==> flow/design.v (excerpt) <==
module GameModeEazy(
input wire clk,
input wire rst,
input wire load,
input wire [63:0] load_board,
input wire [3:0]btn,
input wire [3:0]mode,
output wire [63:0] num,
output wire [15:0] judge
    );
==> flow/config.mk <==
export PLATFORM = sky130hd
export DESIGN_NAME = GameModeEazy
export DESIGN_NICKNAME = GameModeEazy
export VERILOG_FILES = /design/flow/design.v
export SDC_FILE = /design/flow/constraint.sdc
export NUM_CORES = 4
export LEC_CHECK = 0
export ABC_AREA = 1
export CAP_MARGIN = 20
export CELL_PAD_IN_SITES_GLOBAL_PLACEMENT = 3
export CORE_MARGIN = 6
export CORE_UTILIZATION = 46
export CTS_CLUSTER_DIAMETER = 105
export CTS_CLUSTER_SIZE = 53
export GPL_ROUTABILITY_DRIVEN = 1
export GPL_TIMING_DRIVEN = 0
export MAX_ROUTING_LAYER = met4
export PLACE_DENSITY_LB_ADDON = 0.14
export SETUP_SLACK_MARGIN = 5.0
export SLEW_MARGIN = 20
==> flow/constraint.sdc <==
create_clock -name core_clock -period 21.9 [get_ports {clk}]
set_input_delay 4.3800 -clock core_clock [delete_from_list [all_inputs] [get_ports {clk}]]
set_output_delay 4.3800 -clock core_clock [all_outputs]
set_load 0.01 [all_outputs]
run.sh (not shown) runs the stock make flow with config.mk's settings and CLKGATE_MAP_FILE=.
The baseline never finished: it broke off in global placement without I/O.
Edit:
==> flow/config.mk (replaced) <==
export PLATFORM = sky130hd
export DESIGN_NAME = GameModeEazy
export DESIGN_NICKNAME = GameModeEazy
export VERILOG_FILES = /design/flow/design.v
export SDC_FILE = /design/flow/constraint.sdc
export NUM_CORES = 4
export LEC_CHECK = 0
export CAP_MARGIN = 20
export CORE_MARGIN = 2
export CORE_UTILIZATION = 50
export GPL_ROUTABILITY_DRIVEN = 1
export SLEW_MARGIN = 20
==> flow/constraint.sdc (replaced) <==
create_clock -name core_clock -period 24.2 [get_ports {clk}]
set_input_delay 4.8400 -clock core_clock [delete_from_list [all_inputs] [get_ports {clk}]]
set_output_delay 4.8400 -clock core_clock [all_outputs]
set_load 0.01 [all_outputs]
The changed run completed, yet does not pass: setup timing.
Die size climbs by 7.5%.
Area after synthesis rose by 24%.
Synthesized cell count drops by 1.2%.

* * *

Starting RTL as in the previous note.
export LEC_CHECK = 0
export CAP_MARGIN = 5
export CELL_PAD_IN_SITES_GLOBAL_PLACEMENT = 3
export CORE_MARGIN = 2
export CORE_UTILIZATION = 40
export PLACE_DENSITY_LB_ADDON = 0.11
export SLEW_MARGIN = 15
export TNS_END_PERCENT = 90
create_clock -name core_clock -period 28.0 [get_ports {clk}]
The baseline finished with timing, DRC and antenna clean.
==> next run, changes <==
==> flow/config.mk (replaced) <==
export PLATFORM = sky130hd
export DESIGN_NAME = GameModeEazy
export DESIGN_NICKNAME = GameModeEazy
export VERILOG_FILES = /design/flow/design.v
export SDC_FILE = /design/flow/constraint.sdc
export NUM_CORES = 4
export LEC_CHECK = 0
export ABC_AREA = 0
export CAP_MARGIN = 20
export CORE_MARGIN = 2
export CORE_UTILIZATION = 43
export CTS_CLUSTER_DIAMETER = 322
export CTS_CLUSTER_SIZE = 100
export HOLD_SLACK_MARGIN = -0.09
export SLEW_MARGIN = 20
export TNS_END_PERCENT = 5
Global-route usage grows by 3.5 points.
Setup slack gets better by 0.14 ns.
Area after synthesis is unchanged.
Wire length shrinks slightly.
Sequential share of layout area barely changes.
Cell area shrinks slightly.
Die size shrinks by a few percent.
Via count grows slightly.
Cell count shrinks slightly.
==> next run, changes <==
--- a/flow/config.mk
+++ b/flow/config.mk
@@ -8,9 +8,9 @@
 export ABC_AREA = 0
 export CAP_MARGIN = 20
-export CORE_MARGIN = 2
-export CORE_UTILIZATION = 43
+export CELL_PAD_IN_SITES_GLOBAL_PLACEMENT = 3
+export CORE_MARGIN = 9
+export CORE_UTILIZATION = 27
 export CTS_CLUSTER_DIAMETER = 322
 export CTS_CLUSTER_SIZE = 100
 export HOLD_SLACK_MARGIN = -0.09
 export SLEW_MARGIN = 20
-export TNS_END_PERCENT = 5
Outcome:
- cell count rose by 11%
- clock-buffer cell count fell by 1
- worst hold slack degrades by 0.0089 ns
- routed wire length rose by 21%
- worst setup slack improves by 0.0032 ns
- global-route usage fell by 14 points
- fmax is about the same
- utilization fell by 17 points
- final area rose by 3.8%
- first-iteration DRC count fell by 30%
==> next run, changes <==
==> flow/config.mk (replaced) <==
export PLATFORM = sky130hd
export DESIGN_NAME = GameModeEazy
export DESIGN_NICKNAME = GameModeEazy
export VERILOG_FILES = /design/flow/design.v
export SDC_FILE = /design/flow/constraint.sdc
export NUM_CORES = 4
export LEC_CHECK = 0
export CAP_MARGIN = 5
export CELL_PAD_IN_SITES_GLOBAL_PLACEMENT = 3
export CORE_MARGIN = 2
export CORE_UTILIZATION = 40
export MAX_ROUTING_LAYER = met5
export PLACE_DENSITY_LB_ADDON = 0.11
export SLEW_MARGIN = 15
export TNS_END_PERCENT = 40
The new run produced a clean layout. Synthesized cell count is unchanged. Cell area falls by a few percent. Clock-buffer cell count climbs by 1. Routed wire length decreases by about a fifth. Via count went up slightly. Worst hold slack improved by 0.0050 ns. Setup slack degrades by 0.14 ns. Sequential cell count stays the same. Utilization came out higher by 14 points.
==> next run, changes <==
==> flow/config.mk (replaced) <==
export PLATFORM = sky130hd
export DESIGN_NAME = GameModeEazy
export DESIGN_NICKNAME = GameModeEazy
export VERILOG_FILES = /design/flow/design.v
export SDC_FILE = /design/flow/constraint.sdc
export NUM_CORES = 4
export LEC_CHECK = 0
export CAP_MARGIN = 20
export CORE_MARGIN = 2
export CORE_UTILIZATION = 27
export HOLD_SLACK_MARGIN = -0.09
export SLEW_MARGIN = 20
The new run went through all stages and came out clean.
First-iteration DRC count is lower slightly.
Hold slack improved by 0.0082 ns.
Wire length is higher by a few percent.
Sequential cell count stays the same.
Sequential share of layout area barely changes.
Critical path depth is higher by 6.
Cell count is higher by roughly a tenth.
Cell area is higher by a few percent.
==> next run, changes <==
--- a/flow/config.mk
+++ b/flow/config.mk
@@ -6,7 +6,13 @@
 export NUM_CORES = 4
 export LEC_CHECK = 0
+export ABC_AREA = 0
 export CAP_MARGIN = 20
+export CORE_ASPECT_RATIO = 1.62
 export CORE_MARGIN = 2
-export CORE_UTILIZATION = 27
-export HOLD_SLACK_MARGIN = -0.09
-export SLEW_MARGIN = 20
+export CORE_UTILIZATION = 15
+export CTS_CLUSTER_DIAMETER = 253
+export CTS_CLUSTER_SIZE = 96
+export GPL_ROUTABILITY_DRIVEN = 1
+export HOLD_SLACK_MARGIN = 0.3
+export SLEW_MARGIN = 0
+export TNS_END_PERCENT = 15
Effect: Non-clock buffer count increases by 237. Synthesized area stays the same. Worst setup slack loses 0.16 ns. Clock-buffer cell count shrinks by 1. Design area came out higher by about 8%.
